[flow/config.mk]
export PLATFORM = sky130hd
export DESIGN_NAME = alu_add
export DESIGN_NICKNAME = alu_add
export VERILOG_FILES = /design/flow/design.v
export SDC_FILE = /design/flow/constraint.sdc
export NUM_CORES = 4
export LEC_CHECK = 0
export CAP_MARGIN = 15
export CELL_PAD_IN_SITES_GLOBAL_PLACEMENT = 2
export CORE_ASPECT_RATIO = 0.76
export CORE_MARGIN = 3
export CORE_UTILIZATION = 56
export CTS_CLUSTER_SIZE = 56
export GPL_ROUTABILITY_DRIVEN = 0
export PLACE_DENSITY_LB_ADDON = 0.15
export SETUP_SLACK_MARGIN = 0.23
export SLEW_MARGIN = 10
export TNS_END_PERCENT = 40
[flow/constraint.sdc]
create_clock -name core_clock -period 2.96 [get_ports {clk_i}]
set_input_delay 0.5920 -clock core_clock [delete_from_list [all_inputs] [get_ports {clk_i}]]
set_output_delay 0.5920 -clock core_clock [all_outputs]
set_load 0.01 [all_outputs]
[flow/design.v]
package calc_pkg;
    typedef struct packed {
        logic on;
        logic off;
        logic mem_rc;
        logic mem_sub;
        logic mem_add;
        logic op_percent;
        logic op_sqrt;
        logic op_div;
        logic op_mul;
        logic op_sub;
        logic op_add;
        logic op_eq;
        logic dot;
        logic num_1;
        logic num_2;
        logic num_3;
        logic num_4;
        logic num_5;
        logic num_6;
        logic num_7;
        logic num_8;
        logic num_9;
        logic num_0;
    } buttons_t;
    typedef enum logic [4:0] {
        B_NONE,          
        B_ON,            
        B_OFF,           
        B_MEM_RC,        
        B_MEM_SUB,       
        B_MEM_ADD,       
        B_OP_PERCENT,    
        B_OP_SQRT,       
        B_OP_DIV,        
        B_OP_MUL,        
        B_OP_SUB,        
        B_OP_ADD,        
        B_OP_EQ,         
        B_DOT,           
        B_NUM_1,         
        B_NUM_2,         
        B_NUM_3,         
        B_NUM_4,         
        B_NUM_5,         
        B_NUM_6,         
        B_NUM_7,         
        B_NUM_8,         
        B_NUM_9,         
        B_NUM_0,         
        B_UNKNOWN        
    } active_button_t;
    function automatic logic isNumberButton(active_button_t active_button);
        isNumberButton = ((active_button >= calc_pkg::B_NUM_1) && (active_button <= calc_pkg::B_NUM_0));
    endfunction
    function automatic logic isOpButton(active_button_t active_button);
        isOpButton = ((active_button >= calc_pkg::B_OP_DIV) && (active_button <= calc_pkg::B_OP_ADD));
    endfunction
    function automatic logic isEqButton(active_button_t active_button);
        isEqButton = (active_button == calc_pkg::B_OP_EQ);
    endfunction
    function automatic logic isDotButton(active_button_t active_button);
        isDotButton = (active_button == calc_pkg::B_DOT);
    endfunction
    typedef logic [3:0] bcd_t;
    function automatic logic [6:0] bcd2segments(bcd_t bcd);
        unique case (bcd)
            4'd0: bcd2segments = 7'b1111110;
            4'd1: bcd2segments = 7'b0110000;
            4'd2: bcd2segments = 7'b1101101;
            4'd3: bcd2segments = 7'b1111001;
            4'd4: bcd2segments = 7'b0110011;
            4'd5: bcd2segments = 7'b1011011;
            4'd6: bcd2segments = 7'b1011111;
            4'd7: bcd2segments = 7'b1110000;
            4'd8: bcd2segments = 7'b1111111;
            4'd9: bcd2segments = 7'b1111011;
            default: bcd2segments = 7'bxxxxxxx;
        endcase
    endfunction
    typedef enum logic [1:0] {
        OP_NONE,
        OP_ADD,
        OP_MUL,
        OP_DIV
    } op_t;
    function automatic op_t button2op(active_button_t active_button);
        unique case (active_button)
            calc_pkg::B_OP_DIV: button2op = calc_pkg::OP_DIV;
            calc_pkg::B_OP_MUL: button2op = calc_pkg::OP_MUL;
            calc_pkg::B_OP_SUB: button2op = calc_pkg::OP_ADD;
            calc_pkg::B_OP_ADD: button2op = calc_pkg::OP_ADD;
            default: button2op = calc_pkg::OP_NONE;
        endcase
    endfunction
    function automatic bcd_t button2bcd(active_button_t active_button);
        unique case (active_button)
            calc_pkg::B_NUM_1: button2bcd = 1;
            calc_pkg::B_NUM_2: button2bcd = 2;
            calc_pkg::B_NUM_3: button2bcd = 3;
            calc_pkg::B_NUM_4: button2bcd = 4;
            calc_pkg::B_NUM_5: button2bcd = 5;
            calc_pkg::B_NUM_6: button2bcd = 6;
            calc_pkg::B_NUM_7: button2bcd = 7;
            calc_pkg::B_NUM_8: button2bcd = 8;
            calc_pkg::B_NUM_9: button2bcd = 9;
            calc_pkg::B_NUM_0: button2bcd = 0;
            default: button2bcd = 0;
        endcase
    endfunction
    parameter NumDigits = 8;
    typedef logic unsigned [$clog2(NumDigits)-1:0] exponent_t;
    typedef struct packed {
        logic error;
        logic sign;
        exponent_t exponent;
        bcd_t [NumDigits-1:0] significand;
    } num_t;
    function automatic num_t neg(num_t num);
        neg = num;
        neg.sign = !num.sign;
    endfunction
endpackage
module alu_add (
    input   logic           clk_i,
    input   logic           rst_i,
    input   logic [36:0]    left_i,      
    input   logic [36:0]    right_i,     
    output  logic           in_ready_o,
    input   logic           in_valid_i,
    output  logic [36:0]    result_o,    
    input   logic           out_ready_i,
    output  logic           out_valid_o
);
typedef enum logic [1:0] {
    S_IDLE,
    S_NORMALIZE,
    S_ADD,
    S_RENORMALIZE
} state_t;
state_t state_d, state_q;
logic [$clog2(calc_pkg::NumDigits):0] counter_d, counter_q;
logic in_ready_d, in_ready_q;
logic out_valid_d, out_valid_q;
assign out_valid_o = out_valid_q;
assign in_ready_o = in_ready_q;
calc_pkg::num_t left_d, left_q;
calc_pkg::num_t right_d, right_q;
calc_pkg::num_t result_d, result_q;
calc_pkg::bcd_t result_extra_d, result_extra_q;
logic carryborrow_d, carryborrow_q;
assign result_o = out_valid_q ? result_q : '0;
logic [4:0] nibble_sum;
always_comb begin
    nibble_sum = 'x;
    carryborrow_d = carryborrow_q;
    if (state_q != S_ADD) begin
        carryborrow_d = 0;
    end else if (left_q.sign == right_q.sign) begin
        nibble_sum =
            left_q.significand[counter_q]
            + right_q.significand[counter_q]
            + 4'(carryborrow_q);
        if (nibble_sum >= 10) begin
            nibble_sum += 6;
        end
        carryborrow_d = nibble_sum[4];
    end else begin
        if (left_q.significand > right_q.significand) begin
            nibble_sum =
                6'(left_q.significand[counter_q])
                - 6'(right_q.significand[counter_q])
                - 6'(carryborrow_q);
        end else begin
            nibble_sum =
                6'(right_q.significand[counter_q])
                - 6'(left_q.significand[counter_q])
                - 6'(carryborrow_q);
        end
        carryborrow_d = nibble_sum[4];
        if ($signed(nibble_sum) < 0) begin
            nibble_sum += 10;
        end
    end
end
always_comb begin
    state_d = state_q;
    out_valid_d = out_valid_q;
    in_ready_d = in_ready_q;
    counter_d = counter_q;
    left_d = left_q;
    right_d = right_q;
    result_d = result_q;
    result_extra_d = result_extra_q;
    unique case (state_q)
        S_IDLE: begin
            result_d = '0;
            if (in_valid_i) begin
                left_d = left_i;
                right_d = right_i;
                state_d = S_NORMALIZE;
                in_ready_d = 0;
            end
        end
        S_NORMALIZE: begin
            if (left_q.exponent < right_q.exponent) begin
                left_d.significand = (left_q.significand >> 4);
                left_d.exponent++;
            end else if (left_q.exponent > right_q.exponent) begin
                right_d.significand = (right_q.significand >> 4);
                right_d.exponent++;
            end else begin
                state_d = S_ADD;
                counter_d = 0;
            end
        end
        S_ADD: begin
            result_d.exponent = left_q.exponent;
            if (left_q.sign == right_q.sign) begin
                result_extra_d = carryborrow_d;
            end
            if (left_q.significand > right_q.significand) begin
                result_d.sign = left_q.sign;
            end else begin
                result_d.sign = right_q.sign;
            end
            result_d.significand[counter_q] = 4'(nibble_sum);
            counter_d++;
            if (counter_d == calc_pkg::NumDigits) begin
                state_d = S_RENORMALIZE;
            end
        end
        S_RENORMALIZE: begin
            if (result_extra_q != '0) begin  
                result_extra_d = '0;
                result_d.significand = ({result_extra_q, result_q.significand} >> 4);
                result_d.exponent++;
                if (result_d.exponent == 0)
                    result_d.error = 1;
            end else if ((result_q.exponent != 0) && (result_q.significand[calc_pkg::NumDigits-1] == 0)) begin  
                result_d.significand = (result_q.significand << 4);
                result_d.exponent--;
            end else begin  
                out_valid_d = 1;
                if (result_d.significand == 0)
                    result_d.sign = 0;
                if (out_valid_q && out_ready_i) begin
                    state_d = S_IDLE;
                    out_valid_d = 0;
                    in_ready_d = 1;
                    result_d = '0;
                end
            end
        end
    endcase
end
always_ff @(posedge clk_i) begin
    if (rst_i) begin
        state_q <= S_IDLE;
        out_valid_q <= 0;
        in_ready_q <= 1;
        counter_q <= '0;
        left_q <= '0;
        right_q <= '0;
        result_q <= '0;
        result_extra_q <= '0;
        carryborrow_q <= 0;
    end else begin
        state_q <= state_d;
        out_valid_q <= out_valid_d;
        in_ready_q <= in_ready_d;
        counter_q <= counter_d;
        left_q <= left_d;
        right_q <= right_d;
        result_q <= result_d;
        result_extra_q <= result_extra_d;
        carryborrow_q <= carryborrow_d;
    end
end
endmodule
[flow/run.sh]
#!/bin/bash
# the make line also repeats each setting of config.mk as NAME=value (left out here)
make -C /OpenROAD-flow-scripts/flow DESIGN_CONFIG=/design/flow/config.mk WORK_HOME=/design/flow/orfs CLKGATE_MAP_FILE= finish
==> results of run 1 <==
==> results.cfg, run 1 <==
; generated from flow reports
[synthesis]
mux_share_pct = 11.8
yosysTopAreaCell = dfxtp_1
ys_sh_simple_pct = 18.4
logic_family = AND-OR/OR-AND gates
synthCells = 1028
synth_flop_count = 121
syn-cell-area_mm2 = 0.00869
synthAoiAreaFrac_pct = 23.4
yosysWarnings = 1
edf_count = 0
top_cell_area_share_pct = 27.9
common_cells = 121 x dfxtp_1, 114 x nor2_1, 72 x a211oi_1, 68 x inv_1, 68 x nand2_1
topCellsByArea = dfxtp_1 28%, ha_1 8.6%, mux2i_1 7.1%
async_reset_ff_share_pct = 0
ys_chip_area_mm2 = 0.00869
synth_adder_area_share_pct = 10.0
synth_seq_share_pct = 27.9
yosys.cell_types.count = 77
fp_nets = 1172
syn_avg_cell_area_um2 = 8.46
flop_cell = dfxtp_1
ys_cells = 1028
ys_sh_xor_pct = 2.30
yosysMostFrequentCell = dfxtp_1

[die]
initCoreUtil_pct = 57.5
rows = 39
fp.dieH_um = 115
dieArea_mm2 = 0.0171
coreArea_mm2 = 0.0151
die_w_um = 149

[run_status]
tool.error = [ERROR FLW-0024] Place density exceeds 1.0 (current PLACE_DENSITY_LB_ADDON =  0.15). Please check if the value of  PLACE_DENSITY_LB_ADDON is between 0 and 0.99.
outcome = stopped before the end
failed_stage = 3_1_place_gp_skip_io
==> run 2: changes to the inputs <==
CAP_MARGIN = 35   (was 15)
CELL_PAD_IN_SITES_GLOBAL_PLACEMENT = default   (was 2)
CORE_ASPECT_RATIO = 1.88   (was 0.76)
CORE_MARGIN = 2   (was 3)
CORE_UTILIZATION = 40   (was 56)
CTS_CLUSTER_SIZE = 40   (was 56)
GPL_ROUTABILITY_DRIVEN = default   (was 0)
HOLD_SLACK_MARGIN = -0.09   (was default)
PLACE_DENSITY_LB_ADDON = 0.09   (was 0.15)
SETUP_SLACK_MARGIN = default   (was 0.23)
TNS_END_PERCENT = default   (was 40)
==> run 2 against run 1 <==
Net effect: now fails the layout checks on negative setup slack; synthesized cell count unchanged; synthesized area unchanged; die area increased by 35%.
==> results.cfg, run 2 <==
; implementation run metrics
[run_status]
outcome = finished with violations
so_faults = negative setup slack

[placed_design]
port_buffers = 114
place_area_mm2 = 0.0112
dp_hpwl_mm = 23.7
routabilityCongestion = 0.955
preCtsSetupSlack_ns = -0.845

[die]
coreArea_mm2 = 0.0216
dieArea_mm2 = 0.0230
die_w_um = 112
io_pins = 117
rows = 74
fp.dieH_um = 206
initCoreUtil_pct = 40.3

[global_routing]
grt_usage_pct = 26.9
grt_max_degree = 78
grt_pass1_wl_mm = 47.7
grt_pass1_vias = 8974
grt-ovfl-total = 0
antenna_found_initial = 0

[final_timing]
finalCritPeriodShare_pct = 124
finalMaxSlewViolations = 0
hold_viol_final = 0
rsz0062_at_grt = yes
clock.fmax_mhz = 272
period_minus_slack_ns = 3.68
slew_headroom_pct = 40.0
worst_slew_pin_slew_ns = 0.900
setup_ws_ns = -0.718
hold_ws_ns = 0.492
setup_violations = 26
finClkSkew_ns = 0.00735

[clocking]
cts_max_level = 4
cts_tree = done
path_clk_slew_ns = 0.06
insertion_delay_ns = 0.43
cts_sinks = 121
cts-buffers-inserted = 17
clock_path_buffers = 2
cts_root_buf = clkbuf_16

[drt]
wl_mm = 30.5
detail_route.wl_per_cell_um = 19.7
drc = 0
drt_iter0_markers = 615
drt_pre_antenna_iters = 6
num_vias = 8737
drtAntennaViolNets = 0
viasPerCell = 5.64
antenna_cells = 0

[synthesis]
ys_cells = 1028
synthCells = 1028
ys_sh_xor_pct = 2.30
logic_family = AND-OR/OR-AND gates
yosysTopAreaCell = dfxtp_1
edf_count = 0
topCellsByArea = dfxtp_1 28%, ha_1 8.6%, mux2i_1 7.1%
synth_seq_share_pct = 27.9
fp_nets = 1172
syn_avg_cell_area_um2 = 8.46
ys_sh_simple_pct = 18.4
flop_cell = dfxtp_1
mux_share_pct = 11.8
yosysWarnings = 1
yosys.cell_types.count = 77
common_cells = 121 x dfxtp_1, 114 x nor2_1, 72 x a211oi_1, 68 x inv_1, 68 x nand2_1
syn-cell-area_mm2 = 0.00869
ys_chip_area_mm2 = 0.00869
synthAoiAreaFrac_pct = 23.4
yosysMostFrequentCell = dfxtp_1
async_reset_ff_share_pct = 0
top_cell_area_share_pct = 27.9
synth_adder_area_share_pct = 10.0
synth_flop_count = 121

[critical_path]
rrSetupSlack_ns = -0.72
worst-path-stages = 16
timing.rr.end = result_q[6]
path_cells = mux4_2, nand2b_1, nand2_1, nand2_2, inv_2, fa_2, inv_2, fa_2, nor3b_4, a2111oi_4, a211oi_2, buf_4, mux2i_4, buf_12, o21ai_2, a41o_1
path_class = reg -> reg
crit_fanout = 8
r2r_cells = 16
max_stage_delay_ns = 0.50
worstPathRequired_ns = 3.28
crit_buf_inv = 4
crit_slowest_cell = mux4_2
crit_start = counter_q[0]
start_kind = flip-flop
cp_top_family = adder cells
r2r_start = counter_q[0]
critPathArrivalTime_ns = 4.00
endpoint_kind = flip-flop
cp-endpoint = result_q[6]

[power_and_ir_drop]
p_int_mw = 5.19
p_switching_mw = 3.10
power.leakage_nw = 4.94
seqPwrFrac_pct = 24.7
comb_power_mw = 4.17
fin_total_pwr_mw = 8.29
power-top-group = combinational cells
power_clock_mw = 2.07
max-vdd-ir-drop_mv = 0.439
p_sw_share_pct = 37.4
clkPwrFrac_pct = 25.0
pwr_density_cell_mw_per_mm2 = 679
share_comb_of_total_power_pct = 50.3
p_seq_mw = 2.05

[min_path]
holdPathStages = 2
whs_endpoint = result_q[35]
min-delay-start = result_q[35]
min_path_type = reg -> reg

[job]
max-cap-violations = 0
tool_warnings = 44

[layout]
utilization_pct = 56.6
syn2layout_area_growth_pct = 40.4
nets = 1414
fill_cells = 2059
final_area_mm2 = 0.0122
==> run 2: metal layers <==
layer	global-route usage, %	part of all wire, %
met1	25.0	34
met2	52.7	56
met4	19.3	7.0
met3	3.75	3.1
met5	0	0
==> run 2: layout make-up <==
class	count	area (um^2)	share of cell area, %
well taps	266	333	2.73
clock inverters	9	97.6	0.800
repair buffers	290	2560	21.0
multi-input cells	771	6040	49.5
clock buffers	22	474	3.89
flip-flops and latches	121	2430	19.9
inverters	69	265	2.17
==> run 2: repair_timing <==
item / CTS / global route
gates resized: 34 / 21
hold buffers: 0 / 0
setup endpoints to repair: 27 / 27
setup buffers: 9 / 6
pin swaps: 13 / 29
endpoints found under the hold margin: 0 / 0
==> run 2: per-stage QoR <==
stage,std cells,TNS (ns)
5_1_grt,1548,-20.19
6_report,1548,-16.45
3_3_place_gp,1504,-17.46
2_1_floorplan,1028,-17.50
3_5_place_dp,1504,-18.99
4_1_cts,1544,-14.13
==> run 3: changes to the inputs <==
ABC_AREA = 1   (was default)
CAP_MARGIN = 20   (was 35)
CORE_ASPECT_RATIO = default   (was 1.88)
CORE_UTILIZATION = 62   (was 40)
CTS_CLUSTER_DIAMETER = 244   (was default)
CTS_CLUSTER_SIZE = 96   (was 40)
HOLD_SLACK_MARGIN = default   (was -0.09)
PLACE_DENSITY_LB_ADDON = default   (was 0.09)
SLEW_MARGIN = 20   (was 10)
clock period = 3.02 ns   (was 2.96 ns; I/O delays follow)
==> run 3 against run 2 <==
Net effect: still fails the layout checks on negative setup slack; combinational power grew 9.4%; clock-buffer cell count shrank 2; synthesized cell count is 33% higher; cell area shrank 1.7%; register-to-register slack got worse by 0.18 ns; sequential power is 4% lower; die area shrank 34%; highest routed layer unchanged; non-clock buffer count down 25.
==> results.cfg, run 3 <==
; implementation run metrics
[die]
coreArea_mm2 = 0.0138
dieArea_mm2 = 0.0151
io_pins = 117
die_w_um = 123
fp.dieH_um = 123
initCoreUtil_pct = 63.3
rows = 43

[critical_path]
crit_fanout = 8
start_kind = flip-flop
path_common_cell = nand2_1
max_stage_delay_ns = 0.42
crit_start = counter_q[0]
r2r_cells = 25
worstPathRequired_ns = 3.38
timing.rr.end = result_q[11]
crit_buf_inv = 5
endpoint_kind = flip-flop
path_class = reg -> reg
rrSetupSlack_ns = -0.90
crit_slowest_cell = dfxtp_4
cp_top_family = simple AND/OR/NAND/NOR gates
critPathArrivalTime_ns = 4.28
cp-endpoint = result_q[11]
r2r_start = counter_q[0]
worst-path-stages = 25

[clocking]
path_clk_slew_ns = 0.06
cts_hold_buf = 0
cts_sinks = 121
insertion_delay_ns = 0.43
cts_max_level = 4
cts_root_buf = clkbuf_16
cts_tree = done
cts-buffers-inserted = 17
clock_path_buffers = 2

[placed_design]
routabilityCongestion = 0.990
place_area_mm2 = 0.0109
port_buffers = 114
dp_cells = 1720
dp_hpwl_mm = 20.9

[min_path]
min_path_type = reg -> reg
whs_endpoint = result_q[35]
min-delay-start = result_q[35]
holdPathStages = 2

[synthesis]
ys_chip_area_mm2 = 0.00875
top_cell_area_share_pct = 27.7
synth_seq_share_pct = 27.7
flop_cell = dfxtp_1
syn_avg_cell_area_um2 = 6.40
common_cells = 367 x nand2_1, 170 x inv_1, 152 x o21ai_0, 123 x a21oi_1, 121 x dfxtp_1
syn-cell-area_mm2 = 0.00875
synthAoiAreaFrac_pct = 25.0
ys_cells = 1368
synthCells = 1368
edf_count = 0
topCellsByArea = dfxtp_1 28%, nand2_1 16%, o21ai_0 8.7%
ys_sh_simple_pct = 24.8
yosysWarnings = 1
mux_share_pct = 0
yosys.cell_types.count = 49
synth_adder_area_share_pct = 9.95
async_reset_ff_share_pct = 0
logic_family = AND-OR/OR-AND gates
yosysTopAreaCell = dfxtp_1
synth_flop_count = 121
yosysMostFrequentCell = nand2_1
fp_nets = 1512
ys_sh_xor_pct = 1.00

[final_timing]
hold_viol_final = 0
period_minus_slack_ns = 3.92
fin_setup_tns_ns = -19.34
worst_slew_pin_slew_ns = 0.704
clock.fmax_mhz = 255
slew_headroom_pct = 53.1
finalCritPeriodShare_pct = 130
hold_ws_ns = 0.481
finClkSkew_ns = 0.00870
rsz0062_at_grt = yes
setup_violations = 26
finalMaxSlewViolations = 0
setup_ws_ns = -0.901

[global_routing]
grt_usage_pct = 41.3
grt-ovfl-total = 0
antenna_found_initial = 1
grtUsageMet3_pct = 9.01
grt_pass1_vias = 9866
grt_pass1_wl_mm = 48.8
use_met2_pct = 65.2
use_met1_pct = 54.6
busiest_layer = met2
grt_max_degree = 66

[drt]
antenna_cells = 0
drc = 0
wl_mm = 32.3
num_vias = 11044
drt_iter0_markers = 1710
detail_route.wl_per_cell_um = 18.3
drt_pre_antenna_iters = 8
viasPerCell = 6.24
drtAntennaViolNets = 0

[power_and_ir_drop]
seqPwrFrac_pct = 22.9
p_sw_share_pct = 42.3
share_comb_of_total_power_pct = 53.4
p_seq_mw = 1.96
power-top-group = combinational cells
max-vdd-ir-drop_mv = 0.593
pwr_density_cell_mw_per_mm2 = 711
power.leakage_nw = 5.46
p_switching_mw = 3.61
power_clock_mw = 2.02
comb_power_mw = 4.56
clkPwrFrac_pct = 23.6
p_int_mw = 4.92

[layout]
nets = 1721
instances_no_fill = 1769
utilization_pct = 86.7
syn2layout_area_growth_pct = 37.0
final_area_mm2 = 0.0120

[run_status]
outcome = finished with violations
so_faults = negative setup slack

[job]
max-cap-violations = 0
tool_warnings = 46
## run 3: routing by layer
metal / part of all wire (%) / wire [um]
met1: 38 / 12300
met2: 45 / 14500
met5: 0 / 0
met3: 13 / 4180
met4: 4.2 / 1350
## run 3: area by class of cell
type / count / area [um^2]
inverters: 183 / 708
well taps: 180 / 225
clock inverters: 11 / 124
repair buffers: 265 / 2390
flip-flops and latches: 121 / 2430
clock buffers: 20 / 437
fillers: 798 / 1840
multi-input cells: 989 / 5680
## run 3: per-stage QoR
step                total power [mW]  setup WS (ns)
finish                          8.53         -0.901
global route                    8.95          -1.07
CTS                             7.98         -0.593
detailed placement              5.65         -0.699
global placement                5.55         -0.620
floorplan                       4.13         -0.460
## run 3: what timing repair did
item	4_1_cts	5_1_grt
buffers inserted	5	11
gates cloned	1	1
endpoints found under the setup margin	26	33
gates resized	55	49
pin swaps	31	29
==> run 4: changes to the inputs <==
ABC_AREA = default   (was 1)
CAP_MARGIN = 35   (was 20)
CORE_ASPECT_RATIO = 0.92   (was default)
CORE_UTILIZATION = 70   (was 62)
CTS_CLUSTER_DIAMETER = default   (was 244)
CTS_CLUSTER_SIZE = default   (was 96)
MAX_ROUTING_LAYER = met5   (was default)
PLACE_DENSITY = 0.65   (was default)
SETUP_SLACK_MARGIN = -0.27   (was default)
SLEW_MARGIN = 15   (was 20)
TNS_END_PERCENT = 45   (was default)
clock period = 3.81 ns   (was 3.02 ns; I/O delays follow)
==> run 4 against run 3 <==
Net effect: the layout still fails its checks (negative setup slack); highest routed layer unchanged; critical path type unchanged; cell count down 24%; synthesized area is 0.69% lower; register-to-register slack better by 0.52 ns; synthesized cell count is 25% lower; die area fell by 12%.
==> results.cfg, run 4 <==
; implementation run metrics
[power_and_ir_drop]
p_int_mw = 3.64
p_seq_mw = 1.63
comb_power_mw = 2.70
power_clock_mw = 1.67
seqPwrFrac_pct = 27.1
power-top-group = combinational cells
clkPwrFrac_pct = 27.9
pwr_density_cell_mw_per_mm2 = 545
max-vdd-ir-drop_mv = 0.561
share_comb_of_total_power_pct = 45.0
p_switching_mw = 2.35
power.leakage_nw = 4.32
p_sw_share_pct = 39.3
fin_total_pwr_mw = 6.00

[synthesis]
topCellsByArea = dfxtp_1 28%, ha_1 8.6%, mux2i_1 7.1%
synthAoiAreaFrac_pct = 23.4
synth_adder_area_share_pct = 10.0
logic_family = AND-OR/OR-AND gates
top_cell_area_share_pct = 27.9
synth_flop_count = 121
synthCells = 1028
syn-cell-area_mm2 = 0.00869
ys_sh_xor_pct = 2.30
synth_seq_share_pct = 27.9
async_reset_ff_share_pct = 0
yosysTopAreaCell = dfxtp_1
syn_avg_cell_area_um2 = 8.46
fp_nets = 1172
yosys.cell_types.count = 77
ys_cells = 1028
yosysWarnings = 1
ys_sh_simple_pct = 18.4
yosysMostFrequentCell = dfxtp_1
common_cells = 121 x dfxtp_1, 114 x nor2_1, 72 x a211oi_1, 68 x inv_1, 68 x nand2_1
ys_chip_area_mm2 = 0.00869
flop_cell = dfxtp_1
edf_count = 0
mux_share_pct = 11.8

[final_timing]
setup_ws_ns = -0.382
hold_viol_final = 0
worst_slew_pin_slew_ns = 0.802
clock.fmax_mhz = 239
finClkSkew_ns = 0.00816
finalCritPeriodShare_pct = 110
hold_ws_ns = 0.498
rsz0062_at_grt = yes
finalMaxSlewViolations = 0
fin_setup_tns_ns = -5.02
period_minus_slack_ns = 4.19
setup_violations = 25
slew_headroom_pct = 46.2

[clocking]
cts_sinks = 121
path_clk_slew_ns = 0.06
cts_tree = done
cts_hold_buf = 0
cts-buffers-inserted = 17
clock_path_buffers = 2
cts_root_buf = clkbuf_16
cts_max_level = 4
insertion_delay_ns = 0.44

[critical_path]
worst-path-stages = 16
r2r_start = counter_q[0]
timing.rr.end = result_q[10]
path_cells = buf_8, mux4_2, nand2b_1, nand2_1, nand2_1, inv_1, fa_2, fa_1, buf_4, nand2b_1, a21oi_1, xnor2_1, nor2b_1, a211oi_1, mux2i_2, a41o_1
crit_fanout = 7
worstPathRequired_ns = 4.14
crit_slowest_cell = a211oi_1
crit_start = counter_q[0]
endpoint_kind = flip-flop
start_kind = flip-flop
max_stage_delay_ns = 0.53
rrSetupSlack_ns = -0.38
crit_buf_inv = 3
cp_top_family = AND-OR/OR-AND gates
path_class = reg -> reg
critPathArrivalTime_ns = 4.52
cp-endpoint = result_q[10]
r2r_cells = 16

[layout]
utilization_pct = 89.8
final-comb-area_mm2 = 0.00582
syn2layout_area_growth_pct = 26.6
final_area_mm2 = 0.0110
instances_no_fill = 1337
nets = 1304
fill_cells = 594
seq_area_mm2 = 0.00243

[run_status]
so_faults = negative setup slack
outcome = finished with violations

[global_routing]
use_met1_pct = 55.6
grtUsageMet3_pct = 12.7
grt_pass1_wl_mm = 44.4
grt_max_degree = 63
antenna_found_initial = 0
use_met2_pct = 63.7
busiest_layer = met2
grt_usage_pct = 42.0
grt-ovfl-total = 0
grt_pass1_vias = 8535

[drt]
drt_pre_antenna_iters = 7
detail_route.wl_per_cell_um = 21.8
antenna_cells = 0
num_vias = 9212
wl_mm = 29.1
viasPerCell = 6.89
drc = 0
drtAntennaViolNets = 0
drt_iter0_markers = 1780

[job]
tool_warnings = 45
max-cap-violations = 0

[placed_design]
routabilityCongestion = 0.959
preCtsSetupSlack_ns = -0.182
dp_hpwl_mm = 19.2
dp_cells = 1301
port_buffers = 114
place_area_mm2 = 0.0103

[die]
io_pins = 117
coreArea_mm2 = 0.0122
fp.dieH_um = 111
rows = 39
dieArea_mm2 = 0.0133
die_w_um = 120
initCoreUtil_pct = 71.0

[min_path]
min-delay-start = result_q[36]
whs_endpoint = result_q[36]
holdPathStages = 2
min_path_type = reg -> reg
## run 4: final cells by class
class                           count  share of cell area [%]
Multi-Input combinational cell    771                    52.9
Tap cell                          164                    1.87
Clock inverter                      8                    1.08
Sequential cell                   121                    22.1
Inverter                           69                    2.35
Clock buffer                       24                    4.29
Timing Repair Buffer              180                    15.4
## run 4: repair_timing
action | CTS | global route
setup buffers | 0 | 5
endpoints found under the setup margin | 3 | 25
resized | 1 | 23
pin swaps | 0 | 7
gates cloned | 0 | 0
## run 4: metal layers
layer	vias to the layer above	share of wire, %
li1	4026	-
met3	176	13
met1	4280	37
met4	0	5.3
met5	-	0
met2	730	44
==> run 5: changes to the inputs <==
CAP_MARGIN = 20   (was 35)
CORE_ASPECT_RATIO = default   (was 0.92)
CTS_CLUSTER_DIAMETER = 350   (was default)
CTS_CLUSTER_SIZE = 23   (was default)
HOLD_SLACK_MARGIN = -0.08   (was default)
MAX_ROUTING_LAYER = default   (was met5)
PLACE_DENSITY = default   (was 0.65)
SETUP_SLACK_MARGIN = 0.6   (was -0.27)
SLEW_MARGIN = 20   (was 15)
TNS_END_PERCENT = default   (was 45)
clock period = 4.02 ns   (was 3.81 ns; I/O delays follow)
==> run 5 against run 4 <==
Net effect: combinational power up 11%; critical path type unchanged; largest cell class unchanged; the layout still fails its checks (negative setup slack); fmax down 1.3%; cell area up 1.8%; synthesized cell count unchanged.
==> results.cfg, run 5 <==
; implementation run metrics
[run_status]
outcome = finished with violations
so_faults = negative setup slack

[final_timing]
setup_violations = 25
worst_slew_pin_slew_ns = 1.18
finalCritPeriodShare_pct = 106
finClkSkew_ns = 0.0146
setup_ws_ns = -0.225
hold_viol_final = 0
finalMaxSlewViolations = 0
period_minus_slack_ns = 4.25
slew_headroom_pct = 21.4
rsz0062_at_grt = yes
clock.fmax_mhz = 236

[clocking]
clock_path_buffers = 2
cts-buffers-inserted = 17
path_clk_slew_ns = 0.07
cts_sinks = 121
cts_root_buf = clkbuf_16
insertion_delay_ns = 0.46
cts_hold_buf = 0
cts_max_level = 4
cts_tree = done

[power_and_ir_drop]
share_comb_of_total_power_pct = 48.2
power_clock_mw = 1.63
max-vdd-ir-drop_mv = 0.645
p_int_mw = 3.55
clkPwrFrac_pct = 26.1
power-top-group = combinational cells
power.leakage_nw = 4.30
fin_total_pwr_mw = 6.23
p_sw_share_pct = 43.1
pwr_density_cell_mw_per_mm2 = 556
p_switching_mw = 2.68
seqPwrFrac_pct = 25.7
comb_power_mw = 3.00
p_seq_mw = 1.60

[synthesis]
synthAoiAreaFrac_pct = 23.4
syn_avg_cell_area_um2 = 8.46
yosysMostFrequentCell = dfxtp_1
flop_cell = dfxtp_1
synth_flop_count = 121
top_cell_area_share_pct = 27.9
synthCells = 1028
mux_share_pct = 11.8
logic_family = AND-OR/OR-AND gates
topCellsByArea = dfxtp_1 28%, ha_1 8.6%, mux2i_1 7.1%
ys_sh_xor_pct = 2.30
ys_sh_simple_pct = 18.4
synth_adder_area_share_pct = 10.0
async_reset_ff_share_pct = 0
yosysTopAreaCell = dfxtp_1
ys_cells = 1028
edf_count = 0
ys_chip_area_mm2 = 0.00869
syn-cell-area_mm2 = 0.00869
fp_nets = 1172
common_cells = 121 x dfxtp_1, 114 x nor2_1, 72 x a211oi_1, 68 x inv_1, 68 x nand2_1
synth_seq_share_pct = 27.9
yosysWarnings = 1
yosys.cell_types.count = 77

[critical_path]
worstPathRequired_ns = 4.37
r2r_cells = 14
crit_slowest_cell = dfxtp_1
max_stage_delay_ns = 0.67
crit_start = counter_q[3]
r2r_start = counter_q[3]
worst-path-stages = 14
critPathArrivalTime_ns = 4.60
path_cells = clkinv_1, nand2_2, inv_2, fa_2, fa_2, buf_6, nand2b_1, a21oi_2, xnor2_2, xnor2_2, nor3_2, a211oi_4, buf_12, o41ai_2
crit_fanout = 11
cp_top_family = buffers and inverters
rrSetupSlack_ns = -0.23
timing.rr.end = result_q[17]
endpoint_kind = flip-flop
path_class = reg -> reg
start_kind = flip-flop
cp-endpoint = result_q[17]
crit_buf_inv = 4

[drt]
drc = 0
drtAntennaViolNets = 0
drt_pre_antenna_iters = 17
detail_route.wl_per_cell_um = 28.7
num_vias = 10424
wl_mm = 38.0
viasPerCell = 7.86
drt_iter0_markers = 2513

[global_routing]
grt_pass1_wl_mm = 51.2
grt_usage_pct = 50.3
grt_pass1_vias = 9526
grt-ovfl-total = 0
antenna_found_initial = 2
grt_max_degree = 106

[die]
coreArea_mm2 = 0.0121
io_pins = 117
initCoreUtil_pct = 72.1
fp.dieH_um = 115
rows = 40
die_w_um = 115
dieArea_mm2 = 0.0133

[layout]
seq_area_mm2 = 0.00244
final_area_mm2 = 0.0112
fill_cells = 398
final-comb-area_mm2 = 0.00610
nets = 1288
utilization_pct = 92.9
syn2layout_area_growth_pct = 28.9
instances_no_fill = 1327

[min_path]
min_path_type = reg -> reg
holdPathStages = 2
min-delay-start = result_q[36]
whs_endpoint = result_q[36]

[job]
max-cap-violations = 0
tool_warnings = 48

[placed_design]
port_buffers = 114
routabilityCongestion = 0.979
place_area_mm2 = 0.0100
preCtsSetupSlack_ns = 0.104
dp_hpwl_mm = 19.0
dp_cells = 1267
==> run 5: metal layers <==
layer,GRT usage [%],share of wire (%),wire length [um]
met1,53.7,30,11500
met5,1.48,0.092,35
met3,18.0,14,5490
met4,41.2,13,4960
met2,79.8,42,16000
==> run 5: area by class of cell <==
class	count	share of cell area [%]
clock buffers	19	3.86
inverters	69	2.31
repair buffers	164	14.1
diodes	2	0.0447
flip-flops and latches	121	21.8
multi-input cells	771	54.5
clock inverters	13	1.52
well taps	168	1.88
==> run 5: through the flow <==
| stage | hold slack (ns) | TNS (ns) |
|---|---|---|
| final | 0.519 | -3.41 |
| after global routing | 0.548 | -9.20 |
| after CTS | 0.509 | 0 |
| after detailed placement | 0.488 | 0 |
| after global placement | 0.479 | 0 |
| after floorplan | 0.432 | 0 |
==> run 5: repair_timing <==
action                     CTS  global route
setup endpoints to repair   26            26
pin swaps                   27            19
resized                     29            35
setup buffers               11            14
==> run 6: changes to the inputs <==
CORE_UTILIZATION = 69   (was 70)
CTS_CLUSTER_DIAMETER = default   (was 350)
CTS_CLUSTER_SIZE = 95   (was 23)
HOLD_SLACK_MARGIN = default   (was -0.08)
SETUP_SLACK_MARGIN = default   (was 0.6)
clock period = 9.13 ns   (was 4.02 ns; I/O delays follow)
==> run 6 against run 5 <==
Net effect: now clean on timing, DRC and antenna; clock-buffer cell count shrank 1; via count decreased by 18%; hold slack worse by 0.015 ns; global-route usage fell by 11 points; clock skew down 0.0013 ns; combinational power shrank about 70%; die area grew 1.4%; synthesized cell count unchanged; worst setup slack improved by 4.5 ns; wire length decreased by 32%; sequential power decreased by 57%.
==> results.cfg, run 6 <==
; implementation run metrics
[run_status]
outcome = finished clean

[power_and_ir_drop]
power.leakage_nw = 4.01
p_seq_uw = 691
max-vdd-ir-drop_mv = 0.207
p_switching_uw = 889
pwr_density_cell_mw_per_mm2 = 218
p_sw_share_pct = 38.8
p_int_mw = 1.40
comb_power_uw = 893
power-top-group = combinational cells
power_clock_uw = 705
seqPwrFrac_pct = 30.2
share_comb_of_total_power_pct = 39.0
clkPwrFrac_pct = 30.8

[synthesis]
synthCells = 1028
yosys.cell_types.count = 77
yosysTopAreaCell = dfxtp_1
ys_chip_area_mm2 = 0.00869
async_reset_ff_share_pct = 0
yosysWarnings = 1
synth_adder_area_share_pct = 10.0
ys_sh_xor_pct = 2.30
synth_seq_share_pct = 27.9
common_cells = 121 x dfxtp_1, 114 x nor2_1, 72 x a211oi_1, 68 x inv_1, 68 x nand2_1
topCellsByArea = dfxtp_1 28%, ha_1 8.6%, mux2i_1 7.1%
edf_count = 0
ys_sh_simple_pct = 18.4
logic_family = AND-OR/OR-AND gates
ys_cells = 1028
top_cell_area_share_pct = 27.9
mux_share_pct = 11.8
syn_avg_cell_area_um2 = 8.46
yosysMostFrequentCell = dfxtp_1
synth_flop_count = 121
fp_nets = 1172
flop_cell = dfxtp_1
syn-cell-area_mm2 = 0.00869
synthAoiAreaFrac_pct = 23.4

[final_timing]
rsz0062_at_grt = no
clock.fmax_mhz = 207
finClkSkew_ns = 0.0133
hold_viol_final = 0
finalCritPeriodShare_pct = 52.9
setup_ws_ns = 4.30
worst_slew_pin_slew_ns = 0.926
slew_headroom_pct = 38.3
period_minus_slack_ns = 4.83
setup_violations = 0
fin_setup_tns_ns = 0
finalMaxSlewViolations = 0

[critical_path]
start_kind = flip-flop
cp_top_family = adder cells
path_class = reg -> reg
r2r_cells = 18
worst-path-stages = 18
max_stage_delay_ns = 0.59
timing.rr.end = result_q[7]
crit_fanout = 18
crit_buf_inv = 3
crit_slowest_cell = mux4_2
rrSetupSlack_ns = 4.30
path_cells = buf_4, mux4_2, nand2b_1, nand2_1, nand2_1, inv_1, fa_1, fa_1, mux2i_1, xnor2_1, ha_1, inv_1, a21oi_1, a31oi_1, xnor2_1, nand3_1, a31oi_2, o21ai_1
endpoint_kind = flip-flop
r2r_start = counter_q[0]
crit_start = counter_q[0]
critPathArrivalTime_ns = 5.12
worstPathRequired_ns = 9.42
cp-endpoint = result_q[7]

[clocking]
cts_resized = 0
cts_root_buf = clkbuf_16
cts_setup_buffers = 0
cts_tree = done
cts_max_level = 4
cts-buffers-inserted = 17
path_clk_slew_ns = 0.06
clock_path_buffers = 2
insertion_delay_ns = 0.44
cts_sinks = 121
cts_hold_buf = 0

[drt]
drc = 0
wl_mm = 25.7
antenna_cells = 0
viasPerCell = 6.67
detail_route.wl_per_cell_um = 20.0
num_vias = 8580
drtAntennaViolNets = 0
drt_iter0_markers = 1416
drt_pre_antenna_iters = 7

[die]
rows = 40
initCoreUtil_pct = 71.5
fp.dieH_um = 116
dieArea_mm2 = 0.0135
die_w_um = 116
io_pins = 117
coreArea_mm2 = 0.0122

[global_routing]
grt_max_degree = 77
grt_usage_pct = 39.0
antenna_found_initial = 0
grt-ovfl-total = 0
grt_pass1_vias = 8040
grt_pass1_wl_mm = 40.9

[placed_design]
dp_cells = 1253
port_buffers = 114
preCtsSetupSlack_ns = 4.44
routabilityCongestion = 0.945
dp_hpwl_mm = 18.0

[layout]
nets = 1249
syn2layout_area_growth_pct = 20.7
instances_no_fill = 1286

[min_path]
min-delay-start = result_q[35]
min_path_type = reg -> reg
holdPathStages = 2
whs_endpoint = result_q[35]

[job]
max-cap-violations = 0
tool_warnings = 43
==> run 6: layout make-up <==
| type | count | area, um^2 |
|---|---|---|
| clock buffers | 18 | 439 |
| clock inverters | 14 | 173 |
| fillers | 682 | 1670 |
| inverters | 69 | 259 |
| multi-input cells | 771 | 5760 |
| flip-flops and latches | 121 | 2430 |
| well taps | 168 | 210 |
| repair buffers | 125 | 1230 |
==> run 6: per-stage QoR <==
step	util [%]	area [um^2]	hold WS (ns)	power [mW]
global route	86.3	10500	0.534	2.39
CTS	86.1	10500	0.486	2.26
finish	86.3	10500	0.504	2.29
floorplan	-	8690	0.432	1.32
detailed placement	81.1	9860	0.479	1.55
global placement	81.1	9860	0.463	1.52
==> run 6: layer usage <==
metal | up-vias | part of all wire, % | GRT usage, %
li1 | 3915 | - | -
met1 | 3961 | 39 | 49.8
met2 | 581 | 46 | 62.4
met3 | 123 | 9.9 | 7.99
met4 | 0 | 4.7 | 20.6
met5 | - | 0 | 0
==> run 7: changes to the inputs <==
ABC_AREA = 1   (was default)
CORE_UTILIZATION = 68   (was 69)
CTS_CLUSTER_DIAMETER = 302   (was default)
CTS_CLUSTER_SIZE = 97   (was 95)
PLACE_DENSITY = 0.37   (was default)
TNS_END_PERCENT = 10   (was default)
clock period = 3.67 ns   (was 9.13 ns; I/O delays follow)
==> run 7 against run 6 <==
Net effect: now fails the layout checks on negative setup slack; cell count up 32%; synthesized area up 0.69%; register-to-register slack worse by 4.8 ns; die area up 2.1%; synthesized cell count up 33%; global-route usage up 4.5 points; fmax up 15%; utilization up 4.4 points; total power rose to 3.1 times the previous value; worst setup slack worse by 4.8 ns; flip-flop count unchanged.
==> results.cfg, run 7 <==
; implementation run metrics
[run_status]
outcome = finished with violations
so_faults = negative setup slack

[global_routing]
grt_usage_pct = 43.5
grt-ovfl-total = 0
grt_pass1_vias = 9947
grt_max_degree = 101
antenna_found_initial = 0
grt_pass1_wl_mm = 48.9

[final_timing]
setup_violations = 26
finClkSkew_ns = 0.0109
hold_viol_final = 0
setup_ws_ns = -0.543
worst_slew_pin_slew_ns = 0.911
finalMaxSlewViolations = 0
finalCritPeriodShare_pct = 115
period_minus_slack_ns = 4.21
rsz0062_at_grt = yes
slew_headroom_pct = 39.2
clock.fmax_mhz = 237

[synthesis]
yosysWarnings = 1
ys_chip_area_mm2 = 0.00875
topCellsByArea = dfxtp_1 28%, nand2_1 16%, o21ai_0 8.7%
top_cell_area_share_pct = 27.7
yosysTopAreaCell = dfxtp_1
common_cells = 367 x nand2_1, 170 x inv_1, 152 x o21ai_0, 123 x a21oi_1, 121 x dfxtp_1
synthAoiAreaFrac_pct = 25.0
ys_sh_xor_pct = 1.00
logic_family = AND-OR/OR-AND gates
async_reset_ff_share_pct = 0
ys_cells = 1368
syn-cell-area_mm2 = 0.00875
synthCells = 1368
syn_avg_cell_area_um2 = 6.40
fp_nets = 1512
synth_flop_count = 121
yosysMostFrequentCell = nand2_1
flop_cell = dfxtp_1
edf_count = 0
synth_adder_area_share_pct = 9.95
ys_sh_simple_pct = 24.8
yosys.cell_types.count = 49
synth_seq_share_pct = 27.7
mux_share_pct = 0

[job]
max-cap-violations = 0
tool_warnings = 47

[layout]
nets = 1654
final_area_mm2 = 0.0114
seq_area_mm2 = 0.00243
fill_cells = 595
final-comb-area_mm2 = 0.00564
syn2layout_area_growth_pct = 30.2

[power_and_ir_drop]
share_comb_of_total_power_pct = 51.2
p_switching_mw = 3.10
p_sw_share_pct = 44.1
max-vdd-ir-drop_mv = 0.479
seqPwrFrac_pct = 23.2
power.leakage_nw = 5.11
p_seq_mw = 1.63
power-top-group = combinational cells
comb_power_mw = 3.60
p_int_mw = 3.93
pwr_density_cell_mw_per_mm2 = 617
power_clock_mw = 1.80
clkPwrFrac_pct = 25.6

[critical_path]
r2r_cells = 27
r2r_start = counter_q[0]
path_common_cell = buf_4
endpoint_kind = flip-flop
max_stage_delay_ns = 0.44
crit_buf_inv = 7
crit_start = counter_q[0]
cp-endpoint = result_q[31]
worst-path-stages = 27
cp_top_family = simple AND/OR/NAND/NOR gates
start_kind = flip-flop
timing.rr.end = result_q[31]
crit_fanout = 8
critPathArrivalTime_ns = 4.58
path_class = reg -> reg
rrSetupSlack_ns = -0.54
crit_slowest_cell = fa_2
worstPathRequired_ns = 4.03

[clocking]
path_clk_slew_ns = 0.07
cts-buffers-inserted = 17
clock_path_buffers = 2
cts_sinks = 121
cts_tree = done
insertion_delay_ns = 0.45
cts_root_buf = clkbuf_16
cts_max_level = 4

[die]
dieArea_mm2 = 0.0138
die_w_um = 117
io_pins = 117
rows = 41
coreArea_mm2 = 0.0126
fp.dieH_um = 117
initCoreUtil_pct = 69.6

[min_path]
holdPathStages = 2
min_path_type = reg -> reg
whs_endpoint = result_q[12]
min-delay-start = result_q[12]

[placed_design]
routabilityCongestion = 1.00
preCtsSetupSlack_ns = -0.228
dp_hpwl_mm = 19.9
place_area_mm2 = 0.0104
port_buffers = 114

[drt]
wl_mm = 34.0
wl_met1_mm = 11.8
met3WireLength_mm = 4.62
drt_iter0_markers = 2164
dr_wl_met2_mm = 15.0
num_vias = 11220
antenna_cells = 0
drc = 0
routed.top_layer = met4
viasPerCell = 6.62
drtAntennaViolNets = 0
drt_pre_antenna_iters = 17
detail_route.wl_per_cell_um = 20.1
==> run 7: routing by layer <==
metal  vias up  global-route usage (%)
met1      4969                    54.0
met2      1090                    70.1
li1       4819                       -
met5         -                       0
met3       342                    12.6
met4         0                    19.5
==> run 7: what timing repair did <==
action	in CTS	in global routing
endpoints found under the hold margin	0	0
hold buffers	0	0
resized	29	73
endpoints found under the setup margin	24	25
pin swaps	4	32
buffers inserted	3	9
==> run 7: layout make-up <==
type,instances,share of cell area (%)
Timing Repair Buffer,198,15.8
Sequential cell,121,21.3
Clock buffer,17,3.73
Clock inverter,15,1.68
Multi-Input combinational cell,989,49.5
Inverter,183,6.07
Tap cell,172,1.89
==> run 7: stage by stage <==
| stage | hold slack [ns] | util (%) | std cells | TNS, ns | total power, mW |
|---|---|---|---|---|---|
| after floorplan | 0.438 | - | 1368 | 0 | 3.31 |
| after global placement | 0.467 | 82.4 | 1651 | -0.816 | 4.17 |
| final | 0.496 | 90.7 | 1695 | -10.50 | 7.03 |
| after global routing | 0.512 | 90.7 | 1695 | -12.57 | 7.27 |
| after detailed placement | 0.472 | 82.4 | 1651 | -2.77 | 4.29 |
| after CTS | 0.494 | 88.1 | 1686 | -0.133 | 6.22 |
==> run 8: changes to the inputs <==
ABC_AREA = default   (was 1)
CAP_MARGIN = 35   (was 20)
CORE_UTILIZATION = 58   (was 68)
CTS_CLUSTER_DIAMETER = default   (was 302)
CTS_CLUSTER_SIZE = default   (was 97)
MAX_ROUTING_LAYER = met5   (was default)
PLACE_DENSITY = default   (was 0.37)
SETUP_SLACK_MARGIN = 0.6   (was default)
SLEW_MARGIN = 15   (was 20)
TNS_END_PERCENT = 45   (was 10)
clock period = 4.15 ns   (was 3.67 ns; I/O delays follow)
==> run 8 against run 7 <==
Net effect: now clean on timing, DRC and antenna; hold slack lost 0.013 ns; utilization fell by 14 points; combinational power down 33%; wire length down 24%; clock-buffer cell count increased by 3; flip-flop count stayed put; via count decreased by 26%; non-clock buffer count fell by 36; critical path type unchanged; largest cell class unchanged; largest power group unchanged.
==> results.cfg, run 8 <==
; implementation run metrics
[layout]
syn2layout_area_growth_pct = 28.3
instances_no_fill = 1339
final-comb-area_mm2 = 0.00607
fill_cells = 1068
nets = 1286
seq_area_mm2 = 0.00243

[final_timing]
period_minus_slack_ns = 3.78
worst_slew_pin_slew_ns = 0.839
slew_headroom_pct = 44.0
finalCritPeriodShare_pct = 91.0
setup_violations = 0
rsz0062_at_grt = yes
finalMaxSlewViolations = 0
finClkSkew_ns = 0.00725
fin_setup_tns_ns = 0
clock.fmax_mhz = 265
hold_viol_final = 0

[synthesis]
syn-cell-area_mm2 = 0.00869
ys_cells = 1028
synth_adder_area_share_pct = 10.0
flop_cell = dfxtp_1
edf_count = 0
fp_nets = 1172
ys_sh_xor_pct = 2.30
top_cell_area_share_pct = 27.9
logic_family = AND-OR/OR-AND gates
yosysWarnings = 1
synthCells = 1028
syn_avg_cell_area_um2 = 8.46
common_cells = 121 x dfxtp_1, 114 x nor2_1, 72 x a211oi_1, 68 x inv_1, 68 x nand2_1
yosysMostFrequentCell = dfxtp_1
synth_seq_share_pct = 27.9
synth_flop_count = 121
yosys.cell_types.count = 77
ys_sh_simple_pct = 18.4
async_reset_ff_share_pct = 0
yosysTopAreaCell = dfxtp_1
topCellsByArea = dfxtp_1 28%, ha_1 8.6%, mux2i_1 7.1%
mux_share_pct = 11.8
ys_chip_area_mm2 = 0.00869
synthAoiAreaFrac_pct = 23.4

[drt]
wl_mm = 25.7
viasPerCell = 6.21
num_vias = 8318
drt_iter0_markers = 709
drt_pre_antenna_iters = 8
drc = 0
antenna_cells = 0
detail_route.wl_per_cell_um = 19.2
drtAntennaViolNets = 0

[critical_path]
cp-endpoint = result_q[3]
r2r_cells = 18
crit_fanout = 7
path_class = reg -> reg
worst-path-stages = 18
worstPathRequired_ns = 4.45
r2r_start = counter_q[0]
crit_slowest_cell = mux4_2
path_cells = mux4_2, nand2b_1, nand2_1, nand2_2, inv_2, fa_2, fa_2, mux2i_2, xnor2_1, ha_2, inv_4, a21oi_4, a31oi_4, xnor2_2, nand3_2, a31oi_4, buf_12, o21ai_1
crit_buf_inv = 3
crit_start = counter_q[0]
cp_top_family = adder cells
start_kind = flip-flop
timing.rr.end = result_q[3]
max_stage_delay_ns = 0.54
rrSetupSlack_ns = 0.37
critPathArrivalTime_ns = 4.08
endpoint_kind = flip-flop

[min_path]
whs_endpoint = result_q[35]
holdPathStages = 2
min_path_type = reg -> reg
min-delay-start = result_q[35]

[die]
coreArea_mm2 = 0.0146
initCoreUtil_pct = 59.6
io_pins = 117
die_w_um = 126
dieArea_mm2 = 0.0160
fp.dieH_um = 126
rows = 44

[clocking]
cts_max_level = 4
insertion_delay_ns = 0.42
path_clk_slew_ns = 0.06
cts_sinks = 121
cts_root_buf = clkbuf_16
clock_path_buffers = 2
cts-buffers-inserted = 17
cts_tree = done

[global_routing]
grt-ovfl-total = 0
grt_pass1_vias = 8011
grt_max_degree = 71
grt_pass1_wl_mm = 41.5
antenna_found_initial = 0
grt_usage_pct = 32.1

[placed_design]
dp_cells = 1280
dp_hpwl_mm = 18.0
port_buffers = 114
routabilityCongestion = 0.950

[power_and_ir_drop]
seqPwrFrac_pct = 27.6
p_sw_share_pct = 38.6
clkPwrFrac_pct = 27.8
power.leakage_nw = 4.31
max-vdd-ir-drop_mv = 0.365
comb_power_mw = 2.43
power-top-group = combinational cells
power_clock_mw = 1.52
p_switching_mw = 2.10
p_seq_mw = 1.50
p_int_mw = 3.35
pwr_density_cell_mw_per_mm2 = 488
share_comb_of_total_power_pct = 44.6

[run_status]
outcome = finished clean

[job]
max-cap-violations = 0
tool_warnings = 46
==> run 8: timing repair <==
| item | CTS | global route |
|---|---|---|
| hold buffers | 0 | 0 |
| pin swaps | 24 | 11 |
| resized | 34 | 25 |
| endpoints found under the setup margin | 26 | 26 |
| setup buffers | 23 | 2 |
==> run 8: layer usage <==
metal | share of wire, % | track usage [%] | wire length [um] | vias to the layer above
met4 | 5.0 | 14.5 | 1280 | 0
met5 | 0 | 0 | 0 | -
met1 | 41 | 39.7 | 10500 | 3879
met2 | 49 | 55.0 | 12500 | 356
li1 | - | - | - | 3987
met3 | 5.6 | 5.27 | 1440 | 96
==> run 8: final cells by class <==
class	instances	share of cell area, %
Multi-Input combinational cell	771	54.5
Tap cell	184	2.06
Clock buffer	20	4.18
Sequential cell	121	21.8
Inverter	69	2.34
Clock inverter	12	1.25
Timing Repair Buffer	162	13.9
==> run 8: per-stage QoR <==
stage	hold slack [ns]	instance area, um^2	power (mW)	utilization, %	setup slack (ns)
after floorplan	0.432	8760	2.94	-	0.382
after global placement	0.479	10000	3.42	68.8	0.205
after detailed placement	0.475	10000	3.47	68.8	0.142
after CTS	0.486	11000	5.25	75.3	0.482
after global routing	0.511	11200	5.73	76.4	0.184
final	0.483	11200	5.45	76.4	0.371
==> run 9: changes to the inputs <==
CAP_MARGIN = 20   (was 35)
CORE_UTILIZATION = 70   (was 58)
CTS_CLUSTER_SIZE = 34   (was default)
MAX_ROUTING_LAYER = default   (was met5)
PLACE_DENSITY = 0.94   (was default)
SETUP_SLACK_MARGIN = 0.8   (was 0.6)
SLEW_MARGIN = 20   (was 15)
TNS_END_PERCENT = default   (was 45)
clock period = 4.28 ns   (was 4.15 ns; I/O delays follow)
==> run 9 against run 8 <==
Net effect: the flow now stops in 5_1_grt; synthesized cell count did not move; synthesized area unchanged; die area is 17% lower.
==> results.cfg, run 9 <==
; generated from flow reports
[run_status]
outcome = stopped before the end
failed_stage = 5_1_grt
tool.error = [ERROR GRT-0232] Routing congestion too high. Check the congestion heatmap in the GUI.

[die]
dieArea_mm2 = 0.0133
fp.dieH_um = 115
rows = 40
coreArea_mm2 = 0.0121
die_w_um = 115
initCoreUtil_pct = 72.1
io_pins = 117

[synthesis]
async_reset_ff_share_pct = 0
ys_sh_simple_pct = 18.4
yosysWarnings = 1
ys_sh_xor_pct = 2.30
mux_share_pct = 11.8
flop_cell = dfxtp_1
topCellsByArea = dfxtp_1 28%, ha_1 8.6%, mux2i_1 7.1%
fp_nets = 1172
synthCells = 1028
synth_seq_share_pct = 27.9
yosysTopAreaCell = dfxtp_1
synthAoiAreaFrac_pct = 23.4
logic_family = AND-OR/OR-AND gates
ys_chip_area_mm2 = 0.00869
syn_avg_cell_area_um2 = 8.46
synth_flop_count = 121
syn-cell-area_mm2 = 0.00869
top_cell_area_share_pct = 27.9
yosys.cell_types.count = 77
synth_adder_area_share_pct = 10.0
edf_count = 0
common_cells = 121 x dfxtp_1, 114 x nor2_1, 72 x a211oi_1, 68 x inv_1, 68 x nand2_1
ys_cells = 1028
yosysMostFrequentCell = dfxtp_1

[placed_design]
place_area_mm2 = 0.00997
dp_hpwl_mm = 18.8
preCtsSetupSlack_ns = 0.140
port_buffers = 114
routabilityCongestion = 0.983

[global_routing]
grt-ovfl-total = 6
grt_usage_pct = 68.6

[clocking]
clock_path_buffers = 2
cts_hold_buf = 0
cts_sinks = 121
cts_max_level = 4
cts-buffers-inserted = 17
cts_root_buf = clkbuf_16
==> run 9: what timing repair did <==
action                                  CTS
endpoints found under the hold margin     0
endpoints found under the setup margin   26
resized                                  47
pin swaps                                32
setup buffers                            20
==> run 9: metrics by stage <==
step / cells / total power [mW] / hold slack (ns) / util, %
after floorplan: 1028 / 2.87 / 0.432 / -
after CTS: 1310 / 5.35 / 0.483 / 91.5
after global placement: 1258 / 3.28 / 0.466 / 82.7
after detailed placement: 1258 / 3.38 / 0.475 / 82.7
==> run 9: layer usage <==
metal  overflow  GRT usage [%]
met2          4           89.2
met4          2           64.7
met1          0           70.4
met5          0           11.5
met3          0           48.7
==> run 10: changes to the inputs <==
CORE_UTILIZATION = 68   (was 70)
CTS_CLUSTER_DIAMETER = 367   (was default)
PLACE_DENSITY = default   (was 0.94)
SETUP_SLACK_MARGIN = -0.33   (was 0.8)
clock period = 3.46 ns   (was 4.28 ns; I/O delays follow)
==> run 10 against run 9 <==
Net effect: the run again fails in 5_1_grt; die area increased by 2.8%; synthesized area unchanged; synthesized cell count unchanged.
==> results.cfg, run 10 <==
; generated from flow reports
[run_status]
outcome = stopped before the end
failed_stage = 5_1_grt
tool.error = [ERROR GRT-0232] Routing congestion too high. Check the congestion heatmap in the GUI.

[synthesis]
common_cells = 121 x dfxtp_1, 114 x nor2_1, 72 x a211oi_1, 68 x inv_1, 68 x nand2_1
edf_count = 0
logic_family = AND-OR/OR-AND gates
ys_sh_xor_pct = 2.30
ys_sh_simple_pct = 18.4
async_reset_ff_share_pct = 0
ys_cells = 1028
synthCells = 1028
yosysMostFrequentCell = dfxtp_1
synth_adder_area_share_pct = 10.0
yosysWarnings = 1
synthAoiAreaFrac_pct = 23.4
yosysTopAreaCell = dfxtp_1
syn-cell-area_mm2 = 0.00869
synth_seq_share_pct = 27.9
topCellsByArea = dfxtp_1 28%, ha_1 8.6%, mux2i_1 7.1%
mux_share_pct = 11.8
synth_flop_count = 121
top_cell_area_share_pct = 27.9
fp_nets = 1172
ys_chip_area_mm2 = 0.00869
flop_cell = dfxtp_1
yosys.cell_types.count = 77
syn_avg_cell_area_um2 = 8.46

[die]
coreArea_mm2 = 0.0126
fp.dieH_um = 117
dieArea_mm2 = 0.0137
initCoreUtil_pct = 69.2
rows = 41
die_w_um = 117
io_pins = 117

[clocking]
cts_max_level = 4
cts_root_buf = clkbuf_16
cts_hold_buf = 0
clock_path_buffers = 2
cts-buffers-inserted = 17
cts_sinks = 121

[placed_design]
port_buffers = 114
dp_hpwl_mm = 20.8
preCtsSetupSlack_ns = -0.439
place_area_mm2 = 0.0106
routabilityCongestion = 1.00
dp_cells = 1348

[global_routing]
grt-ovfl-total = 52
grt_usage_pct = 71.1
==> run 10: per-stage QoR <==
stage	TNS, ns	hold slack [ns]
4_1_cts	-6.19	0.477
2_1_floorplan	-5.86	0.432
3_3_place_gp	-5.41	0.471
3_5_place_dp	-8.52	0.462
==> run 10: repair_timing <==
action	CTS
setup buffers	3
cloned	0
pin swaps	4
setup endpoints to repair	19
resized	14
==> run 10: layer usage <==
layer	GRT usage (%)	GRT overflow
met1	71.3	1
met2	90.6	25
met3	51.0	0
met4	74.5	26
met5	8.15	0
==> run 11: changes to the inputs <==
CORE_UTILIZATION = 46   (was 68)
CTS_CLUSTER_DIAMETER = 379   (was 367)
CTS_CLUSTER_SIZE = 98   (was 34)
PLACE_DENSITY = 0.35   (was default)
SETUP_SLACK_MARGIN = 2.88   (was -0.33)
clock period = 10.0 ns   (was 3.46 ns; I/O delays follow)
==> run 11 against run 10 <==
Net effect: now clean on timing, DRC and antenna; die area up 46%; synthesized cell count unchanged; synthesized area unchanged.
==> results.cfg, run 11 <==
; implementation run metrics
[final_timing]
rsz0062_at_grt = no
finalMaxSlewViolations = 0
finalCritPeriodShare_pct = 46.6
slew_headroom_pct = 22.6
period_minus_slack_ns = 4.66
fin_setup_tns_ns = 0
hold_viol_final = 0
clock.fmax_mhz = 214
setup_violations = 0
finClkSkew_ns = 0.00957
worst_slew_pin_slew_ns = 1.16

[synthesis]
syn_avg_cell_area_um2 = 8.46
async_reset_ff_share_pct = 0
synth_adder_area_share_pct = 10.0
mux_share_pct = 11.8
yosysMostFrequentCell = dfxtp_1
yosysWarnings = 1
ys_cells = 1028
common_cells = 121 x dfxtp_1, 114 x nor2_1, 72 x a211oi_1, 68 x inv_1, 68 x nand2_1
top_cell_area_share_pct = 27.9
flop_cell = dfxtp_1
ys_chip_area_mm2 = 0.00869
synth_seq_share_pct = 27.9
yosysTopAreaCell = dfxtp_1
fp_nets = 1172
ys_sh_xor_pct = 2.30
syn-cell-area_mm2 = 0.00869
synth_flop_count = 121
ys_sh_simple_pct = 18.4
synthAoiAreaFrac_pct = 23.4
yosys.cell_types.count = 77
logic_family = AND-OR/OR-AND gates
edf_count = 0
synthCells = 1028
topCellsByArea = dfxtp_1 28%, ha_1 8.6%, mux2i_1 7.1%

[critical_path]
path_cells = buf_4, mux4_2, nand2b_1, nand2_1, nand2_1, inv_1, fa_1, inv_1, fa_1, ha_1, inv_1, a2111oi_2, a211oi_2, xnor2_1, nor2_1, o41ai_2
r2r_cells = 16
max_stage_delay_ns = 0.65
critPathArrivalTime_ns = 4.93
path_class = reg -> reg
crit_buf_inv = 4
endpoint_kind = flip-flop
crit_fanout = 19
start_kind = flip-flop
crit_start = counter_q[0]
timing.rr.end = result_q[17]
cp_top_family = adder cells
worst-path-stages = 16
cp-endpoint = result_q[17]
crit_slowest_cell = nor2_1
path_common_cell = inv_1
worstPathRequired_ns = 10.27
rrSetupSlack_ns = 5.34
r2r_start = counter_q[0]

[die]
fp.dieH_um = 141
dieArea_mm2 = 0.0200
io_pins = 117
coreArea_mm2 = 0.0186
initCoreUtil_pct = 46.6
rows = 50
die_w_um = 141

[global_routing]
grt-ovfl-total = 0
grt_usage_pct = 25.9
grt_max_degree = 71
antenna_found_initial = 0
grt_pass1_vias = 7494
grt_pass1_wl_mm = 40.7

[power_and_ir_drop]
p_seq_uw = 626
power_clock_uw = 580
power-top-group = combinational cells
comb_power_uw = 792
seqPwrFrac_pct = 31.3
clkPwrFrac_pct = 29.0
share_comb_of_total_power_pct = 39.6
p_int_mw = 1.22
pwr_density_cell_mw_per_mm2 = 190
max-vdd-ir-drop_mv = 0.118
p_sw_share_pct = 38.8
fin_total_pwr_mw = 2.00
power.leakage_nw = 3.98
p_switching_uw = 775

[placed_design]
dp_cells = 1319
place_area_mm2 = 0.00995
routabilityCongestion = 0.899
dp_hpwl_mm = 19.0
port_buffers = 114

[drt]
num_vias = 7895
drt_pre_antenna_iters = 7
wl_mm = 25.6
viasPerCell = 5.85
antenna_cells = 0
drt_iter0_markers = 494
drtAntennaViolNets = 0
drc = 0
detail_route.wl_per_cell_um = 18.9

[clocking]
cts-buffers-inserted = 17
cts_setup_buffers = 0
cts_sinks = 121
cts_root_buf = clkbuf_16
path_clk_slew_ns = 0.06
cts_max_level = 4
cts_resized = 0
cts_hold_buf = 0
clock_path_buffers = 2
cts_tree = done
insertion_delay_ns = 0.42

[layout]
instances_no_fill = 1350
final_area_mm2 = 0.0105
fill_cells = 1775
nets = 1248
syn2layout_area_growth_pct = 20.8

[min_path]
min_path_type = reg -> reg
whs_endpoint = result_q[35]
holdPathStages = 2
min-delay-start = result_q[35]

[run_status]
outcome = finished clean

[job]
tool_warnings = 43
max-cap-violations = 0
==> run 11: through the flow <==
step | worst slack, ns | hold WS, ns | utilization [%]
floorplan | 5.88 | 0.432 | -
global placement | 5.34 | 0.472 | 53.4
detailed placement | 5.35 | 0.476 | 53.4
CTS | 5.32 | 0.489 | 56.3
global route | 5.02 | 0.513 | 56.3
finish | 5.34 | 0.492 | 56.3
==> run 11: layout make-up <==
cell class              instances  area, um^2  area share (%)
clock buffers                  21         450            4.29
repair buffers                124        1210            11.6
clock inverters                10        98.8           0.941
flip-flops and latches        121        2430            23.1
inverters                      69         259            2.47
well taps                     234         293            2.79
multi-input cells             771        5760            54.9
==> run 11: per-layer routing <==
| layer | GRT usage (%) | vias up | routed length (um) |
|---|---|---|---|
| li1 | - | 3905 | - |
| met1 | 33.6 | 3670 | 11400 |
| met2 | 42.8 | 257 | 12000 |
| met3 | 3.34 | 63 | 1070 |
| met4 | 12.7 | 0 | 1080 |
| met5 | 0 | - | 0 |
Power figures rest on the tool's default switching activity, not on a simulated workload.
